==> build 34 <==
## accel_display
module accel_display(
	input 		          		clk,         
	input 		          		reset_n,
	input 		     [1:0]		SW,
	input 		          		data_update,
	input 		     [15:0]		data_x,
	input 		     [15:0]		data_y,
	output		     [7:0]		HEX0,
	output		     [7:0]		HEX1,
	output		     [7:0]		HEX2,
	output		     [7:0]		HEX3,
	output		reg  [3:0]		VGA_B,
	output		reg  [3:0]		VGA_G,
	output		reg          	VGA_HS,
	output		reg  [3:0]		VGA_R,
	output		reg          	VGA_VS
);
make LEC_CHECK=0 ABC_AREA=1 CAP_MARGIN=20 CORE_MARGIN=2 CORE_UTILIZATION=72 CTS_CLUSTER_DIAMETER=324 CTS_CLUSTER_SIZE=98 PLACE_DENSITY=0.43 SETUP_SLACK_MARGIN=-0.75 SLEW_MARGIN=20 finish   # period 8.34 ns
run.sh (not shown) runs the stock make flow with config.mk's settings and CLKGATE_MAP_FILE=.
==> inputs of build 25, as changes to build 34 <==
ABC_AREA = default   (was 1)
CORE_UTILIZATION = 68   (was 72)
CTS_CLUSTER_DIAMETER = default   (was 324)
CTS_CLUSTER_SIZE = 41   (was 98)
PLACE_DENSITY = default   (was 0.43)
SETUP_SLACK_MARGIN = 3.08   (was -0.75)
==> flow/constraint.sdc (replaced) <==
create_clock -name core_clock -period 13.1 [get_ports {clk}]
set_input_delay 2.6200 -clock core_clock [delete_from_list [all_inputs] [get_ports {clk}]]
set_output_delay 2.6200 -clock core_clock [all_outputs]
set_load 0.01 [all_outputs]
==> inputs of trial 91, as changes to build 34 <==
CORE_UTILIZATION = 70   (was 72)
CTS_CLUSTER_DIAMETER = default   (was 324)
CTS_CLUSTER_SIZE = default   (was 98)
PLACE_DENSITY = 0.6   (was 0.43)
SETUP_SLACK_MARGIN = default   (was -0.75)
==> flow/constraint.sdc (replaced) <==
create_clock -name core_clock -period 10.1 [get_ports {clk}]
set_input_delay 2.0200 -clock core_clock [delete_from_list [all_inputs] [get_ports {clk}]]
set_output_delay 2.0200 -clock core_clock [all_outputs]
set_load 0.01 [all_outputs]
==> qor summary <==
Outcome: build 34 did not finish; trial 91 complete, but fails checks; build 25 finished clean
Failing step: build 34 global routing (5_1_grt); trial 91 -; build 25 -
Layout check failures: build 34 -; trial 91 negative setup slack; build 25 -
Amount of wire on met3 after detailed routing: build 34 -; trial 91 4670 microns; build 25 2850 microns
Initial cell density of the core: build 34 73.1%; trial 91 71.1%; build 25 68.9%
Worst reg2reg endpoint: build 34 -; trial 91 memory.data_out[9]; build 25 memory.data_out[9]
Area share of and-or/or-and cells after synthesis: build 34 13.0%; trial 91 13.0%; build 25 8.24%
Routed len/inst: build 34 -; trial 91 15.5 microns; build 25 17.4 microns
Final tally of hold violations: build 34 -; trial 91 0; build 25 0
Sum of routed wire length over all layers: build 34 -; trial 91 84,500 microns; build 25 77,400 microns
Flop count: build 34 -; trial 91 531; build 25 531
Critical path arrival: build 34 -; trial 91 10.98 ns; build 25 9.16 ns
Clock power share: build 34 -; trial 91 17.7%; build 25 46.6%
Path category of the worst min-delay check: build 34 -; trial 91 flop to flop; build 25 flop to flop
Die Height: build 34 224 microns; trial 91 227 microns; build 25 230 microns

==> 07-23 <==
accel_display again, from the RTL that the note above started with.
Design accel_display, start of the top module:
module accel_display(
	input 		          		clk,         
	input 		          		reset_n,
	input 		     [1:0]		SW,
	input 		          		data_update,
	input 		     [15:0]		data_x,
	input 		     [15:0]		data_y,
	output		     [7:0]		HEX0,
	output		     [7:0]		HEX1,
	output		     [7:0]		HEX2,
	output		     [7:0]		HEX3,
	output		reg  [3:0]		VGA_B,
	output		reg  [3:0]		VGA_G,
	output		reg          	VGA_HS,
	output		reg  [3:0]		VGA_R,
	output		reg          	VGA_VS
);
export LEC_CHECK = 0
export ABC_AREA = 0
export CAP_MARGIN = 0
export CELL_PAD_IN_SITES_DETAIL_PLACEMENT = 2
export CELL_PAD_IN_SITES_GLOBAL_PLACEMENT = 2
export CORE_MARGIN = 2
export CORE_UTILIZATION = 33
export CTS_CLUSTER_DIAMETER = 263
export GPL_ROUTABILITY_DRIVEN = 1
export GPL_TIMING_DRIVEN = 0
export HOLD_SLACK_MARGIN = -0.06
export MIN_ROUTING_LAYER = met2
export SETUP_SLACK_MARGIN = 1.95
export SLEW_MARGIN = 25
export TNS_END_PERCENT = 15
create_clock -name core_clock -period 20.0 [get_ports {clk}]
==> 07-03: changes against 07-23 <==
==> flow/config.mk (replaced) <==
export PLATFORM = sky130hd
export DESIGN_NAME = accel_display
export DESIGN_NICKNAME = accel_display
export VERILOG_FILES = /design/flow/design.v
export SDC_FILE = /design/flow/constraint.sdc
export NUM_CORES = 4
export LEC_CHECK = 0
export CAP_MARGIN = 20
export CORE_MARGIN = 2
export CORE_UTILIZATION = 35
export PLACE_DENSITY = 0.6
export SLEW_MARGIN = 20
==> flow/constraint.sdc (replaced) <==
create_clock -name core_clock -period 24.7 [get_ports {clk}]
set_input_delay 4.9400 -clock core_clock [delete_from_list [all_inputs] [get_ports {clk}]]
set_output_delay 4.9400 -clock core_clock [all_outputs]
set_load 0.01 [all_outputs]
==> 08-18: changes against 07-23 <==
==> flow/config.mk (replaced) <==
export PLATFORM = sky130hd
export DESIGN_NAME = accel_display
export DESIGN_NICKNAME = accel_display
export VERILOG_FILES = /design/flow/design.v
export SDC_FILE = /design/flow/constraint.sdc
export NUM_CORES = 4
export LEC_CHECK = 0
export CAP_MARGIN = 20
export CORE_MARGIN = 2
export CORE_UTILIZATION = 70
export CTS_CLUSTER_SIZE = 34
export SETUP_SLACK_MARGIN = 1.6
export SLEW_MARGIN = 20
==> flow/constraint.sdc (replaced) <==
create_clock -name core_clock -period 11.8 [get_ports {clk}]
set_input_delay 2.3600 -clock core_clock [delete_from_list [all_inputs] [get_ports {clk}]]
set_output_delay 2.3600 -clock core_clock [all_outputs]
set_load 0.01 [all_outputs]
==> qor summary <==
metric                                                                                           07-23                            08-18                            07-03
Worst Path Buf+Inv                                                                                   7                               12                                5
Depth of the critical timing path with buffers and inverters included                               48                               49                               47
Total number of nets in the final design                                                         4,249                            4,259                            4,105
Diodes inserted                                                                                      5                                2                                0
Sw Ratio                                                                                         0.275                            0.247                            0.250
Number of antenna violations at the first check in global routing                                    2                                2                                0
Power density cells                                                                        69.0 nW/um2                       101 nW/um2                      52.3 nW/um2
Detailed route wirelength on metal2                                                          65,800 um                        43,000 um                        30,600 um
Detailed-route wire length                                                                  120,000 um                        83,000 um                        66,700 um
Cell Int Power                                                                                 1.98 mW                          3.12 mW                          1.52 mW
Worst slack at placement                                                                       4580 ps                         -79.2 ps                          8450 ps
Clock buf/inv share                                                                             0.0624                           0.0496                           0.0581
Outcome                                                                        complete, no violations          complete, no violations          complete, no violations
Chip width                                                                                      328 um                           226 um                           318 um
Worst r2r src                                                          y_axis.shiftreg[1]$_SDFFE_PN0P_  y_axis.shiftreg[0]$_SDFFE_PN0P_  y_axis.shiftreg[1]$_SDFFE_PN0P_
Post-route cell area                                                                        39,500 um2                       41,000 um2                       38,600 um2
Unrepaired setup endpoints after global routing                                                  false                             true                            false

==> branch amber <==
Starting RTL as in the previous note.
Settings: LEC_CHECK=0, ABC_AREA=1, CAP_MARGIN=20, CELL_PAD_IN_SITES_GLOBAL_PLACEMENT=3, CORE_MARGIN=2, CORE_UTILIZATION=40, GPL_ROUTABILITY_DRIVEN=0, HOLD_SLACK_MARGIN=-0.06, MIN_ROUTING_LAYER=met2, PLACE_DENSITY_LB_ADDON=0.28, SETUP_SLACK_MARGIN=1.95, SLEW_MARGIN=20; clock period 20.0 ns.
==> branch garnet (differences from branch amber) <==
==> flow/config.mk (replaced) <==
export PLATFORM = sky130hd
export DESIGN_NAME = accel_display
export DESIGN_NICKNAME = accel_display
export VERILOG_FILES = /design/flow/design.v
export SDC_FILE = /design/flow/constraint.sdc
export NUM_CORES = 4
export LEC_CHECK = 0
export ABC_AREA = 0
export CAP_MARGIN = 20
export CELL_PAD_IN_SITES_GLOBAL_PLACEMENT = 3
export CORE_MARGIN = 2
export CORE_UTILIZATION = 33
export CTS_CLUSTER_DIAMETER = 263
export GPL_ROUTABILITY_DRIVEN = 1
export HOLD_SLACK_MARGIN = -0.06
export MIN_ROUTING_LAYER = met2
export SETUP_SLACK_MARGIN = 1.95
export SLEW_MARGIN = 20
export TNS_END_PERCENT = 5
==> branch onyx (differences from branch amber) <==
==> flow/config.mk (replaced) <==
export PLATFORM = sky130hd
export DESIGN_NAME = accel_display
export DESIGN_NICKNAME = accel_display
export VERILOG_FILES = /design/flow/design.v
export SDC_FILE = /design/flow/constraint.sdc
export NUM_CORES = 4
export LEC_CHECK = 0
export ABC_AREA = 1
export CAP_MARGIN = 20
export CORE_MARGIN = 2
export CORE_UTILIZATION = 70
export CTS_CLUSTER_SIZE = 34
export HOLD_SLACK_MARGIN = 0.29
export SETUP_SLACK_MARGIN = 1.6
export SLEW_MARGIN = 20
==> flow/constraint.sdc (replaced) <==
create_clock -name core_clock -period 9.85 [get_ports {clk}]
set_input_delay 1.9700 -clock core_clock [delete_from_list [all_inputs] [get_ports {clk}]]
set_output_delay 1.9700 -clock core_clock [all_outputs]
set_load 0.01 [all_outputs]
==> qor summary <==
Setup TNS: branch amber 0 ps; branch garnet 0 ps; branch onyx -
Number of standard cells in the final layout excluding fillers: branch amber 5671; branch garnet 5045; branch onyx -
Power per unit of standard cell area: branch amber 141 mW/mm²; branch garnet 66.2 mW/mm²; branch onyx -
And+or+nand+nor area frac: branch amber 0.206; branch garnet 0.114; branch onyx 0.206
Mapped Avg Cell Area: branch amber 7.77 µm²; branch garnet 9.62 µm²; branch onyx 7.77 µm²
Max-Cap Viols: branch amber 0; branch garnet 0; branch onyx -
Register share after synthesis: branch amber 0.305; branch garnet 0.307; branch onyx 0.305
Reg area: branch amber 0.0106 mm²; branch garnet 0.0106 mm²; branch onyx -
Comb pwr share: branch amber 0.546; branch garnet 0.084; branch onyx -
Static power due to leakage: branch amber 18.1 nW; branch garnet 17.6 nW; branch onyx -
Switching power: branch amber 2.40 mW; branch garnet 656 µW; branch onyx -
Aggregate routed wire length: branch amber 83700 µm; branch garnet 83300 µm; branch onyx -
DRC violations left: branch amber 0; branch garnet 0; branch onyx -
Number of gates resized after cts: branch amber 0; branch garnet 0; branch onyx 379
Top layer reached by signal wires: branch amber met5; branch garnet met5; branch onyx -
Outcome: branch amber timing/DRC/antenna clean; branch garnet timing/DRC/antenna clean; branch onyx aborted with a tool error
Stage where the flow stopped: branch amber -; branch garnet -; branch onyx 5_1_grt
# placed instances: branch amber 5547; branch garnet 4916; branch onyx 5263
Total non-filler cell area in the finished layout: branch amber 0.0387 mm²; branch garnet 0.0388 mm²; branch onyx -
Number of antenna cells inserted: branch amber 2; branch garnet 7; branch onyx -

==> juniper: inputs <==
Starting RTL as in the previous note.
Settings: LEC_CHECK=0, ABC_AREA=1, CAP_MARGIN=20, CORE_MARGIN=2, CORE_UTILIZATION=70, CTS_CLUSTER_SIZE=57, HOLD_SLACK_MARGIN=0.24, PLACE_DENSITY=0.6, SETUP_SLACK_MARGIN=2.6, SLEW_MARGIN=20; clock period 10.1 ns.
==> harbor: changes against juniper <==
ABC_AREA = not set   (was 1)
CORE_UTILIZATION = 40   (was 70)
CTS_CLUSTER_SIZE = not set   (was 57)
HOLD_SLACK_MARGIN = not set   (was 0.24)
SETUP_SLACK_MARGIN = not set   (was 2.6)
==> flow/constraint.sdc (replaced) <==
create_clock -name core_clock -period 11.1 [get_ports {clk}]
set_input_delay 2.2200 -clock core_clock [delete_from_list [all_inputs] [get_ports {clk}]]
set_output_delay 2.2200 -clock core_clock [all_outputs]
set_load 0.01 [all_outputs]
==> results.txt <==
impl run done, here's what came out: Resize count post-CTS=186, AND/OR/NAND/NOR Cells, Area Fraction=11.4%, share of cell area taken by muxes after synthesis=14.4%, outcome=complete, no violations, area of the synthesized netlist per yosys stat=34600 µm², Placed Cells=4880, die width=298 µm, post-synthesis share of cell area spent on and-or and or-and gates=8.24%, row count=107, Chip Area=88800 µm², commonest cells in the netlist=sky130_fd_sc_hd__nor2_1, sky130_fd_sc_hd__dfxtp_1, sky130_fd_sc_hd__mux2i_1, Setup Fix Bufs, Post-CTS=36, Die Ht=298 µm, Netlist Area Pre-Place=34600 µm²
the above is filed under harbor

==> results.txt <==
run results: AND/OR/NAND/NOR Cells, Area Fraction=20.6%, commonest cells in the netlist=sky130_fd_sc_hd__nor2_1, sky130_fd_sc_hd__inv_1, sky130_fd_sc_hd__dfxtp_1, Die Ht=227 µm, outcome=aborted with a tool error, Setup Fix Bufs, Post-CTS=195, Resize count post-CTS=400, Error=[ERROR GRT-0232] Routing congestion too high. Check the congestion heatmap in the GUI., Fail Step=global routing, area of the synthesized netlist per yosys stat=34900 µm²
the above is filed under juniper


==> nickel <==
Starting RTL as in the previous note.
make LEC_CHECK=0 ABC_AREA=1 CAP_MARGIN=20 CORE_MARGIN=2 CORE_UTILIZATION=72 CTS_CLUSTER_SIZE=40 HOLD_SLACK_MARGIN=0.3 PLACE_DENSITY_LB_ADDON=0.07 SETUP_SLACK_MARGIN=1.25 SLEW_MARGIN=20 finish   # period 9.02 ns
==> tundra (differences from nickel) <==
==> flow/config.mk (replaced) <==
export PLATFORM = sky130hd
export DESIGN_NAME = accel_display
export DESIGN_NICKNAME = accel_display
export VERILOG_FILES = /design/flow/design.v
export SDC_FILE = /design/flow/constraint.sdc
export NUM_CORES = 4
export LEC_CHECK = 0
export CAP_MARGIN = 20
export CORE_MARGIN = 2
export CORE_UTILIZATION = 62
export PLACE_DENSITY = 0.6
export SLEW_MARGIN = 20
==> flow/constraint.sdc (replaced) <==
create_clock -name core_clock -period 8.34 [get_ports {clk}]
set_input_delay 1.6680 -clock core_clock [delete_from_list [all_inputs] [get_ports {clk}]]
set_output_delay 1.6680 -clock core_clock [all_outputs]
set_load 0.01 [all_outputs]
==> flow_metrics.py <==
# Generated from Yosys and OpenROAD reports
metrics = {
    "run_status": {
        "outcome": "did not finish",
        "haltStage": "global routing (5_1_grt)",
        "stop_error": "[ERROR GRT-0232] Routing congestion too high. Check the congestion heatmap in the GUI.",
    },
    "synth": {
        "yosysChipArea_um2": 34900,
        "synth-simple-area-share_pct": 20.6,
    },
    "floorplan": {
        "fp-utilization_pct": 73.1,
    },
    "place": {
        "dpl_cell_area_um2": 39000,
    },
    "clock_network": {
        "cts_setup_buffers": 112,
        "cts_made_buffers": 56,
    },
}
(the above is from nickel)
==> flow_metrics.py <==
# Flow results
metrics = {
    "critical_path": {
        "crit_start": "y_axis.shiftreg[0]",
        "rrSetupSlack_ns": -2.49,
    },
    "synth": {
        "yosysChipArea_um2": 34600,
        "synth-simple-area-share_pct": 11.4,
        "synthCells": 3595,
    },
    "sta": {
        "max_slew_margin_pct": 19.2,
        "setup_viol": 41,
        "worst_slack_ns": -2.49,
    },
    "pwr": {
        "comb-power_w": 0.000713,
    },
    "run_status": {
        "outcome": "failed layout checks",
        "so_faults": "negative setup slack",
    },
    "floorplan": {
        "fp-utilization_pct": 62.8,
    },
    "clock_network": {
        "cts_setup_buffers": 113,
    },
}
(the above is from tundra)

==> run A: inputs <==
Starting RTL as in the previous note.
clock: 10.9 ns
lec_check: 0
cap_margin: 20
core_margin: 2
core_utilization: 64
cts_cluster_size: 14
gpl_routability_driven: 1
place_density: 0.59
setup_slack_margin: 1.17
slew_margin: 10
tns_end_percent: 15
==> inputs of run K, as changes to run A <==
CORE_UTILIZATION = 61   (was 64)
CTS_CLUSTER_SIZE = default   (was 14)
GPL_ROUTABILITY_DRIVEN = default   (was 1)
PLACE_DENSITY = default   (was 0.59)
SETUP_SLACK_MARGIN = 3.63   (was 1.17)
SLEW_MARGIN = 20   (was 10)
TNS_END_PERCENT = default   (was 15)
==> flow/constraint.sdc (replaced) <==
create_clock -name core_clock -period 13.1 [get_ports {clk}]
set_input_delay 2.6200 -clock core_clock [delete_from_list [all_inputs] [get_ports {clk}]]
set_output_delay 2.6200 -clock core_clock [all_outputs]
set_load 0.01 [all_outputs]
==> inputs of run Y, as changes to run A <==
CORE_UTILIZATION = 70   (was 64)
CTS_CLUSTER_DIAMETER = 221   (was default)
TNS_END_PERCENT = 95   (was 15)
==> results_dict.tcl <==
# implementation run metrics
set metrics [dict create \
    worst_slew_pin_slew_ns 1.11 \
    die_x_um 236 \
    static-leakage-power_nw 18.9 \
    setup_ws_ns -0.208 \
    setup_viol 16 \
    use_met1_pct 34.2 \
    swShare_pct 24.3 \
    drt-met1-wl_mm 32.4 \
    r2r_cells 49 \
    met3RoutedLength_mm 2.23 \
    status "failed layout checks" \
    gr-usage-met3_pct 3.15 \
    violations "setup timing" \
    pwr-share-clk_pct 46.3 \
]
Source of the figures above: run A

==> results_dict.tcl <==
# implementation run metrics
set metrics [dict create \
    setup_ws_ns 1.52 \
    pwr-share-clk_pct 46.2 \
    gr-usage-met3_pct 3.40 \
    setup_viol 0 \
    worst_slew_pin_slew_ns 1.10 \
    drt-met1-wl_mm 32.2 \
    static-leakage-power_nw 18.9 \
    use_met1_pct 32.3 \
    r2r_cells 47 \
    status "complete, no violations" \
]
Source of the figures above: run K

==> results_dict.tcl <==
# implementation run metrics
set metrics [dict create \
    setup_viol 21 \
    worst_slew_pin_slew_ns 1.21 \
    met3RoutedLength_mm 4.84 \
    use_met1_pct 37.2 \
    static-leakage-power_nw 18.8 \
    violations "setup timing" \
    swShare_pct 25.8 \
    setup_ws_ns -0.765 \
    pwr-share-clk_pct 36.7 \
    status "failed layout checks" \
]
Source of the figures above: run Y

No activity file was given, so power comes from the tool's default toggle rates.
